Design softmax_4, start of the top module:
module softmax_4 (
    input wire clk,
    input wire reset,
    input wire start,
    input wire [15:0] in0, in1, in2, in3,     
    output reg [7:0] out0, out1, out2, out3, 
    output reg done
);
Size in the first run: roughly 130 flip-flops, about 100 I/O pins.
export LEC_CHECK = 0
export ABC_AREA = 0
export CAP_MARGIN = 30
export CELL_PAD_IN_SITES_DETAIL_PLACEMENT = 2
export CELL_PAD_IN_SITES_GLOBAL_PLACEMENT = 1
export CORE_ASPECT_RATIO = 1.41
export CORE_MARGIN = 2
export CORE_UTILIZATION = 40
export CTS_CLUSTER_DIAMETER = 390
export CTS_CLUSTER_SIZE = 61
export GPL_ROUTABILITY_DRIVEN = 0
export MAX_ROUTING_LAYER = met5
export MIN_ROUTING_LAYER = met2
export PLACE_DENSITY_LB_ADDON = 0.28
export SETUP_SLACK_MARGIN = 0.95
export SLEW_MARGIN = 0
export TNS_END_PERCENT = 35
create_clock -name core_clock -period 49.7 [get_ports {clk}]
run.sh (not shown) runs the stock make flow with config.mk's settings and CLKGATE_MAP_FILE=.
The starting point died in detailed placement with DPL-0033.
Then changed:
--- a/flow/config.mk
+++ b/flow/config.mk
@@ -6,5 +6,5 @@
 export NUM_CORES = 4
 export LEC_CHECK = 0
-export ABC_AREA = 0
+export ABC_AREA = 1
 export CAP_MARGIN = 30
 export CELL_PAD_IN_SITES_DETAIL_PLACEMENT = 2
@@ -17,7 +17,5 @@
 export GPL_ROUTABILITY_DRIVEN = 0
 export MAX_ROUTING_LAYER = met5
-export MIN_ROUTING_LAYER = met2
 export PLACE_DENSITY_LB_ADDON = 0.28
-export SETUP_SLACK_MARGIN = 0.95
 export SLEW_MARGIN = 0
 export TNS_END_PERCENT = 35
Effect:
- The new run aborted during detailed placement
- synthesized area climbs by 1.8%
- die size goes up by about 1.8%
- synthesized cell count grows by about 18%
Then changed:
==> flow/config.mk (replaced) <==
export PLATFORM = sky130hd
export DESIGN_NAME = softmax_4
export DESIGN_NICKNAME = softmax_4
export VERILOG_FILES = /design/flow/design.v
export SDC_FILE = /design/flow/constraint.sdc
export NUM_CORES = 4
export LEC_CHECK = 0
export ABC_AREA = 1
export CAP_MARGIN = 20
export CORE_MARGIN = 2
export CORE_UTILIZATION = 59
export SLEW_MARGIN = 20
==> flow/constraint.sdc (replaced) <==
create_clock -name core_clock -period 45.8 [get_ports {clk}]
set_input_delay 9.1600 -clock core_clock [delete_from_list [all_inputs] [get_ports {clk}]]
set_output_delay 9.1600 -clock core_clock [all_outputs]
set_load 0.01 [all_outputs]
The new run did not get past global routing with GRT-0116.
Die size is lower by a quarter to a third.
Area after synthesis stays the same.
Synthesized cell count is unchanged.

========
Starting RTL as in the previous note.
Design softmax_4, start of the top module:
module softmax_4 (
    input wire clk,
    input wire reset,
    input wire start,
    input wire [15:0] in0, in1, in2, in3,     
    output reg [7:0] out0, out1, out2, out3, 
    output reg done
);
make LEC_CHECK=0 CAP_MARGIN=40 CORE_MARGIN=10 CORE_UTILIZATION=66 CTS_CLUSTER_DIAMETER=372 CTS_CLUSTER_SIZE=98 SLEW_MARGIN=5 TNS_END_PERCENT=20 finish   # period 60.0 ns
Then changed:
CAP_MARGIN = 20   (was 40)
CORE_MARGIN = 2   (was 10)
CORE_UTILIZATION = 57   (was 66)
CTS_CLUSTER_DIAMETER = not set   (was 372)
CTS_CLUSTER_SIZE = not set   (was 98)
SLEW_MARGIN = 20   (was 5)
TNS_END_PERCENT = not set   (was 20)
clock period = 48.8 ns   (was 60.0 ns; I/O delays follow)
Result: With this change the flow completed and failed the layout checks on negative setup slack. Via count climbs by 16%. Count of clock-buffer cells in the layout drops by 3. Sequential share of layout area drops by 0.68 points. Design area climbs by 28%. Worst setup slack got worse by 7.4 ns. Combinational power climbs by 37%. Register-to-register slack got worse by 7.4 ns. Power climbs by 36%. Area after synthesis is unchanged. First-iteration DRC count drops by 2.1%.
Then changed:
CORE_UTILIZATION = 70   (was 57)
CTS_CLUSTER_SIZE = 36   (was not set)
clock period = 17.0 ns   (was 48.8 ns; I/O delays follow)
This time the run stopped in clock tree synthesis (DPL-0033).
Synthesized area does not change.
Die size goes down by about a fifth.
Synthesized cell count is unchanged.
Then changed:
CORE_UTILIZATION = 58   (was 70)
CTS_CLUSTER_SIZE = not set   (was 36)
clock period = 56.0 ns   (was 17.0 ns; I/O delays follow)
The new run went through all stages and came out clean.
Die size rose by 20%.
Synthesized area stays the same.
Synthesized cell count stays the same.

========
softmax_4 again, from the RTL that the note above started with.
Settings: LEC_CHECK=0, CAP_MARGIN=30, CELL_PAD_IN_SITES_DETAIL_PLACEMENT=2, CELL_PAD_IN_SITES_GLOBAL_PLACEMENT=1, CORE_MARGIN=2, CORE_UTILIZATION=40, CTS_CLUSTER_DIAMETER=390, GPL_ROUTABILITY_DRIVEN=0, MAX_ROUTING_LAYER=met4, PLACE_DENSITY=0.48, SLEW_MARGIN=0; clock period 49.7 ns.
The baseline did not get past 3_5_place_dp (DPL-0033).
Edit:
==> flow/config.mk (replaced) <==
export PLATFORM = sky130hd
export DESIGN_NAME = softmax_4
export DESIGN_NICKNAME = softmax_4
export VERILOG_FILES = /design/flow/design.v
export SDC_FILE = /design/flow/constraint.sdc
export NUM_CORES = 4
export LEC_CHECK = 0
export CAP_MARGIN = 20
export CORE_MARGIN = 2
export CORE_UTILIZATION = 40
export SETUP_SLACK_MARGIN = 5.0
export SLEW_MARGIN = 20
==> flow/constraint.sdc (replaced) <==
create_clock -name core_clock -period 57.9 [get_ports {clk}]
set_input_delay 11.5800 -clock core_clock [delete_from_list [all_inputs] [get_ports {clk}]]
set_output_delay 11.5800 -clock core_clock [all_outputs]
set_load 0.01 [all_outputs]
Result: Now the flow produced a clean layout; die size is unchanged; area after synthesis stays the same; synthesized cell count is unchanged.
Edit:
--- a/flow/config.mk
+++ b/flow/config.mk
@@ -7,0 +8 @@
+export ABC_AREA = 1
@@ -10,2 +11,2 @@
-export CORE_UTILIZATION = 40
-export SETUP_SLACK_MARGIN = 5.0
+export CORE_UTILIZATION = 57
+export HOLD_SLACK_MARGIN = -0.1
==> flow/constraint.sdc (replaced) <==
create_clock -name core_clock -period 45.7 [get_ports {clk}]
set_input_delay 9.1400 -clock core_clock [delete_from_list [all_inputs] [get_ports {clk}]]
set_output_delay 9.1400 -clock core_clock [all_outputs]
set_load 0.01 [all_outputs]
Outcome: The changed run aborted during 5_1_grt on ODB-0269; die area goes down by 28%; synthesized area goes up by about 1.8%; synthesized cell count goes up by 18%.
No activity file was given, so power comes from the tool's default toggle rates.
